==> job 6159: inputs <==
==> flow/design.v (excerpt) <==
module master_ahb(
  input  logic        clk_master,
  input  logic        rst_master,
  input  logic        HREADY,          
  input  logic [31:0] HRDATA,          
  input  logic [31:0] data_top,
  input  logic        write_top,       
  input  logic [3:0]  beat_length,     
  input  logic        enb,             
  input  logic [31:0] addr_top,
  input  logic        wrap_enb,        
  output logic [31:0] HADDR,
  output logic        HWRITE,
  output logic [2:0]  HSIZE,
  output logic [31:0] HWDATA,
  output logic [2:0]  HBURST,
  output logic [1:0]  HTRANS,
  output logic fifo_empty,
  output logic fifo_full
);
  typedef enum logic [2:0] {
    S_IDLE                = 3'b000,
    S_WRITE_ADDR          = 3'b001,
    S_WRITE_DATA          = 3'b010
  } state_t;
  state_t present_state, next_state;
  logic [31:0] addr_internal;
  logic [3:0]  count;         
  logic [3:0]  wr_ptr;
  logic [3:0]  rd_ptr;
  localparam int MEM_DEPTH = 16;
  logic [31:0] mem [0:MEM_DEPTH-1];
  logic next_HWRITE;
  logic [2:0] next_HSIZE;                
  logic [31:0] next_HWDATA;
  logic [2:0] next_HBURST;
  logic [1:0] next_HTRANS;
  logic [4:0] fifo_count;  
  logic push, pop;
  assign push = write_top && (fifo_count < MEM_DEPTH);
  assign pop  = (present_state == S_WRITE_DATA) && HREADY &&
                (HBURST == 3'b011 || HBURST == 3'b000) && (fifo_count > 0);
  assign fifo_empty = (fifo_count == 0);
  assign fifo_full  = (fifo_count >= MEM_DEPTH-1);  
  always_ff @(posedge clk_master or posedge rst_master) begin
  ...
clock: 3.79 ns
lec_check: 0
abc_area: 1
cap_margin: 20
cell_pad_in_sites_global_placement: 3
core_margin: 5
core_utilization: 40
cts_cluster_size: 86
gpl_routability_driven: 1
gpl_timing_driven: 0
hold_slack_margin: 0.02
min_routing_layer: met2
place_density_lb_addon: 0.14
setup_slack_margin: 0.64
slew_margin: 20
tns_end_percent: 85
run.sh (not shown) runs the stock make flow with config.mk's settings and CLKGATE_MAP_FILE=.
==> inputs of job 5075, as changes to job 6159 <==
Settings changed: ABC_AREA 1 to unset, CAP_MARGIN 20 to 40, CELL_PAD_IN_SITES_DETAIL_PLACEMENT set to 0, CELL_PAD_IN_SITES_GLOBAL_PLACEMENT 3 to unset, CORE_MARGIN 5 to 2, CORE_UTILIZATION 40 to 71, CTS_CLUSTER_DIAMETER set to 363, CTS_CLUSTER_SIZE 86 to 13, GPL_ROUTABILITY_DRIVEN 1 to unset, GPL_TIMING_DRIVEN 0 to unset, HOLD_SLACK_MARGIN 0.02 to 0.29, MAX_ROUTING_LAYER set to met5, MIN_ROUTING_LAYER met2 to unset, PLACE_DENSITY set to 0.78, PLACE_DENSITY_LB_ADDON 0.14 to unset, SETUP_SLACK_MARGIN 0.64 to -0.15, SLEW_MARGIN 20 to 30, TNS_END_PERCENT 85 to 100.
==> flow/constraint.sdc (replaced) <==
create_clock -name core_clock -period 2.36 [get_ports {clk_master}]
set_input_delay 0.4720 -clock core_clock [delete_from_list [all_inputs] [get_ports {clk_master}]]
set_output_delay 0.4720 -clock core_clock [all_outputs]
set_load 0.01 [all_outputs]
==> inputs of job 5584, as changes to job 6159 <==
Settings changed: CELL_PAD_IN_SITES_DETAIL_PLACEMENT set to 2, CELL_PAD_IN_SITES_GLOBAL_PLACEMENT 3 to unset, CORE_UTILIZATION 40 to 20, CTS_CLUSTER_SIZE 86 to unset, GPL_ROUTABILITY_DRIVEN 1 to unset, GPL_TIMING_DRIVEN 0 to unset, HOLD_SLACK_MARGIN 0.02 to unset, MAX_ROUTING_LAYER set to met4, MIN_ROUTING_LAYER met2 to unset, PLACE_DENSITY_LB_ADDON 0.14 to 0.17, SETUP_SLACK_MARGIN 0.64 to 0.06, SLEW_MARGIN 20 to 10, TNS_END_PERCENT 85 to 100.
==> flow/constraint.sdc (replaced) <==
create_clock -name core_clock -period 2.93 [get_ports {clk_master}]
set_input_delay 0.5860 -clock core_clock [delete_from_list [all_inputs] [get_ports {clk_master}]]
set_output_delay 0.5860 -clock core_clock [all_outputs]
set_load 0.01 [all_outputs]
==> results <==
| quantity | job 5075 | job 6159 | job 5584 |
|---|---|---|---|
| Max incr delay on CP | 550 ps | 600 ps | 520 ps |
| Yosys stat cell total | 2178 | 3606 | 3606 |
| Least setup slack across all paths after layout | -473 ps | 553 ps | 216 ps |
| Routed length per instance | 28.8 um | 27.0 um | 20.3 um |
| DP HPWL | 54900 um | 86800 um | 74100 um |
| Complex-gate fraction of the synthesized area | 0.111 | 0.146 | 0.146 |
| Critical Path AT | 3310 ps | 3770 ps | 2130 ps |
| Vert. Die Dim | 200 um | 276 um | 387 um |
| Reg2Reg Setup Slack | -470 ps | 550 ps | 260 ps |
| Global-route wire length before repair | 130000 um | 187000 um | 176000 um |
| Sequential element share of the synthesized area | 0.549 | 0.530 | 0.530 |
| Placed standard-cell area | 0.0311 sq mm | 0.0314 sq mm | 0.0327 sq mm |
| Drt via density | 7.05 | 7.60 | 4.41 |
| Global routing usage on met1 | 0.558 | 0 | 0.204 |
| Non-clk invs | 12 | 276 | 276 |
| Pre-CTS WS | -489 ps | -244 ps | -199 ps |
| GRT Total Usage | 0.426 | 0.494 | 0.157 |
| Pin count of the biggest net entering global routing | 103 | 35 | 100 |
| Mux share of post-synthesis cell area | 0.229 | 0 | 0 |
| Data required time at the worst endpoint | 2840 ps | 4330 ps | 2340 ps |
| Proportion of power drawn by flip-flops and latches | 0.514 | 0.376 | 0.396 |
| Total antenna diodes in the routed design | 0 | 20 | 4 |
| Amount of wire on met3 after detailed routing | 8800 um | 53400 um | 4030 um |
| Result of the run | complete, but fails checks | timing/DRC/antenna clean | timing/DRC/antenna clean |
| Violated checks | setup timing | - | - |
| Area share of fa/ha/maj cells after synthesis | 0.00714 | 0.00688 | 0.00688 |

---

==> 07-08 <==
==> flow/design.v <==
`timescale 1ns/1ps
module master_ahb(
  input  logic        clk_master,
  input  logic        rst_master,
  input  logic        HREADY,          
  input  logic [31:0] HRDATA,          
  input  logic [31:0] data_top,
  input  logic        write_top,       
  input  logic [3:0]  beat_length,     
  input  logic        enb,             
  input  logic [31:0] addr_top,
  input  logic        wrap_enb,        
  output logic [31:0] HADDR,
  output logic        HWRITE,
  output logic [2:0]  HSIZE,
  output logic [31:0] HWDATA,
  output logic [2:0]  HBURST,
  output logic [1:0]  HTRANS,
  output logic fifo_empty,
  output logic fifo_full
);
  typedef enum logic [2:0] {
    S_IDLE                = 3'b000,
    S_WRITE_ADDR          = 3'b001,
    S_WRITE_DATA          = 3'b010
  } state_t;
  state_t present_state, next_state;
  logic [31:0] addr_internal;
  logic [3:0]  count;         
  logic [3:0]  wr_ptr;
  logic [3:0]  rd_ptr;
  localparam int MEM_DEPTH = 16;
  logic [31:0] mem [0:MEM_DEPTH-1];
  logic next_HWRITE;
  logic [2:0] next_HSIZE;                
  logic [31:0] next_HWDATA;
  logic [2:0] next_HBURST;
  logic [1:0] next_HTRANS;
  logic [4:0] fifo_count;  
  logic push, pop;
  assign push = write_top && (fifo_count < MEM_DEPTH);
  assign pop  = (present_state == S_WRITE_DATA) && HREADY &&
                (HBURST == 3'b011 || HBURST == 3'b000) && (fifo_count > 0);
  assign fifo_empty = (fifo_count == 0);
  assign fifo_full  = (fifo_count >= MEM_DEPTH-1);  
  always_ff @(posedge clk_master or posedge rst_master) begin
    if (rst_master) begin
      wr_ptr        <= 4'd0;
      rd_ptr        <= 4'd0;
      addr_internal <= 32'h0;
      count         <= 4'd0;
      present_state <= S_IDLE;
      HWRITE        <= 1'b0;
      HSIZE         <= 3'b010;
      HWDATA        <= 32'h0;
      HBURST        <= 3'b000;
      HTRANS        <= 2'b00;
      fifo_count    <= 5'd0;
      for (int i = 0; i < MEM_DEPTH; i = i + 1) mem[i] <= 32'h0;
    end else begin
      if (push) begin
        mem[wr_ptr] <= data_top;
        wr_ptr <= wr_ptr + 1'b1;
      end
      if (pop) begin
        rd_ptr <= rd_ptr + 1'b1;
      end
      if (push && !pop)
        fifo_count <= fifo_count + 1'b1;
      else if (pop && !push)
        fifo_count <= fifo_count - 1'b1;
      present_state <= next_state;
      HWRITE <= next_HWRITE;
      HSIZE  <= next_HSIZE;
      HWDATA <= next_HWDATA;
      HBURST <= next_HBURST;
      HTRANS <= next_HTRANS;
      if (present_state == S_IDLE && next_state == S_WRITE_ADDR) begin
        addr_internal <= addr_top;
        count <= 4'd0;
      end
      if (present_state == S_WRITE_DATA && HREADY) begin
        if (HBURST == 3'b011) begin  
          count <= count + 1'b1;
          if (!wrap_enb) begin
            addr_internal <= addr_internal + 32'h4;
          end else begin
            if (addr_internal[3:0] == 4'hC)  
              addr_internal <= addr_internal - 32'hC;  
            else
              addr_internal <= addr_internal + 32'h4;
          end
        end else if (HBURST == 3'b000) begin  
          count <= 4'd0;  
        end
      end
    end
  end
  always_comb begin
    next_state    = present_state;
    next_HWRITE   = 1'b0;
    next_HSIZE    = 3'b010;
    next_HWDATA   = 32'h0;                 
    next_HBURST   = 3'b000;
    next_HTRANS   = 2'b00;
    case (present_state)
      S_IDLE: begin
        if (enb && HREADY && (fifo_count > 0)) begin
          if (beat_length == 1 && !wrap_enb) begin
            next_HWRITE = 1'b1;
            next_HBURST = 3'b000;  
            next_state = S_WRITE_ADDR;
          end else if (beat_length == 4) begin
            next_HWRITE = 1'b1;
            next_HBURST = 3'b011;  
            next_state = S_WRITE_ADDR;
          end
        end
      end
      S_WRITE_ADDR: begin
        next_HWRITE = 1'b1;
        next_HSIZE  = 3'b010;   
        next_HBURST = HBURST;   
        next_HTRANS = 2'b10;    
        next_state = S_WRITE_DATA;
      end
      S_WRITE_DATA: begin
        next_HWRITE = 1'b1;
        next_HSIZE  = 3'b010;
        next_HBURST = HBURST;   
        if (HBURST == 3'b000) begin
          if (fifo_count > 0)
            next_HWDATA = mem[rd_ptr];   
          else
            next_HWDATA = data_top;
          next_HTRANS = 2'b10;
          if (HREADY) next_state = S_IDLE;
        end
        else if (HBURST == 3'b011) begin
          if (fifo_count > 0) begin
            next_HWDATA = mem[rd_ptr];
          end else begin
            next_HWDATA = 32'h0;  
          end
          next_HTRANS = 2'b11;  
          if ((count == 4'd3) && HREADY) next_state = S_IDLE;
        end
      end
      default: next_state = S_IDLE;
    endcase
  end
  assign HADDR = addr_internal;
endmodule
==> flow/run.sh <==
#!/bin/bash
# the make line also repeats each setting of config.mk as NAME=value (left out here)
make -C /OpenROAD-flow-scripts/flow DESIGN_CONFIG=/design/flow/config.mk WORK_HOME=/design/flow/orfs CLKGATE_MAP_FILE= finish
==> flow/config.mk <==
export PLATFORM = sky130hd
export DESIGN_NAME = master_ahb
export DESIGN_NICKNAME = master_ahb
export VERILOG_FILES = /design/flow/design.v
export SDC_FILE = /design/flow/constraint.sdc
export NUM_CORES = 4
export LEC_CHECK = 0
export CAP_MARGIN = 20
export CELL_PAD_IN_SITES_DETAIL_PLACEMENT = 0
export CORE_MARGIN = 2
export CORE_UTILIZATION = 71
export CTS_CLUSTER_SIZE = 36
export MAX_ROUTING_LAYER = met5
export PLACE_DENSITY_LB_ADDON = 0.17
export SLEW_MARGIN = 30
export TNS_END_PERCENT = 100
==> flow/constraint.sdc <==
create_clock -name core_clock -period 4.45 [get_ports {clk_master}]
set_input_delay 0.8900 -clock core_clock [delete_from_list [all_inputs] [get_ports {clk_master}]]
set_output_delay 0.8900 -clock core_clock [all_outputs]
set_load 0.01 [all_outputs]
==> 11-17: changes against 07-08 <==
==> flow/config.mk (replaced) <==
export PLATFORM = sky130hd
export DESIGN_NAME = master_ahb
export DESIGN_NICKNAME = master_ahb
export VERILOG_FILES = /design/flow/design.v
export SDC_FILE = /design/flow/constraint.sdc
export NUM_CORES = 4
export LEC_CHECK = 0
export CAP_MARGIN = 0
export CORE_MARGIN = 2
export CORE_UTILIZATION = 70
export CTS_CLUSTER_SIZE = 33
export PLACE_DENSITY_LB_ADDON = 0.01
export SETUP_SLACK_MARGIN = 0.74
export SLEW_MARGIN = 20
export TNS_END_PERCENT = 75
==> flow/constraint.sdc (replaced) <==
create_clock -name core_clock -period 2.57 [get_ports {clk_master}]
set_input_delay 0.5140 -clock core_clock [delete_from_list [all_inputs] [get_ports {clk_master}]]
set_output_delay 0.5140 -clock core_clock [all_outputs]
set_load 0.01 [all_outputs]
==> 10-05: changes against 07-08 <==
==> flow/config.mk (replaced) <==
export PLATFORM = sky130hd
export DESIGN_NAME = master_ahb
export DESIGN_NICKNAME = master_ahb
export VERILOG_FILES = /design/flow/design.v
export SDC_FILE = /design/flow/constraint.sdc
export NUM_CORES = 4
export LEC_CHECK = 0
export ABC_AREA = 1
export CAP_MARGIN = 20
export CELL_PAD_IN_SITES_GLOBAL_PLACEMENT = 3
export CORE_MARGIN = 5
export CORE_UTILIZATION = 40
export CTS_CLUSTER_SIZE = 86
export GPL_ROUTABILITY_DRIVEN = 0
export MIN_ROUTING_LAYER = met2
export PLACE_DENSITY_LB_ADDON = 0.04
export SLEW_MARGIN = 20
export TNS_END_PERCENT = 85
==> flow/constraint.sdc (replaced) <==
create_clock -name core_clock -period 3.79 [get_ports {clk_master}]
set_input_delay 0.7580 -clock core_clock [delete_from_list [all_inputs] [get_ports {clk_master}]]
set_output_delay 0.7580 -clock core_clock [all_outputs]
set_load 0.01 [all_outputs]
==> results <==
| quantity | 10-05 | 07-08 | 11-17 |
|---|---|---|---|
| Mapped Area | 28,350 sq um | 27,340 sq um | 27,340 sq um |
| Clock network power consumption | 6.96 mW | 5.10 mW | 8.81 mW |
| Clock Latency Late Sink | 630 ps | 620 ps | 630 ps |
| Area after DPL | 30,970 sq um | 29,360 sq um | 30,770 sq um |
| Status | timing/DRC/antenna clean | timing/DRC/antenna clean | complete, but fails checks |
| Violated checks | - | - | setup timing |
| Sequential cell power | 10.8 mW | 8.92 mW | 15.7 mW |
| Vias in the first global route | 35,999 | 21,117 | 22,937 |
| Clock network area share | 6.905% | 6.318% | 5.550% |
| Die area | 76,300 sq um | 40,090 sq um | 40,650 sq um |
| Number of cells on the worst reg-to-reg path | 12 | 9 | 13 |
| 1st-pass router iterations | 10 | 6 | 5 |
| Fraction of standard cell area in multi-input logic | 34.20% | 36.82% | 36.60% |
| Clock edge transition at the registers on the reported setup and hold paths | 60 ps | 60 ps | 70 ps |
No activity file was given, so power comes from the tool's default toggle rates.
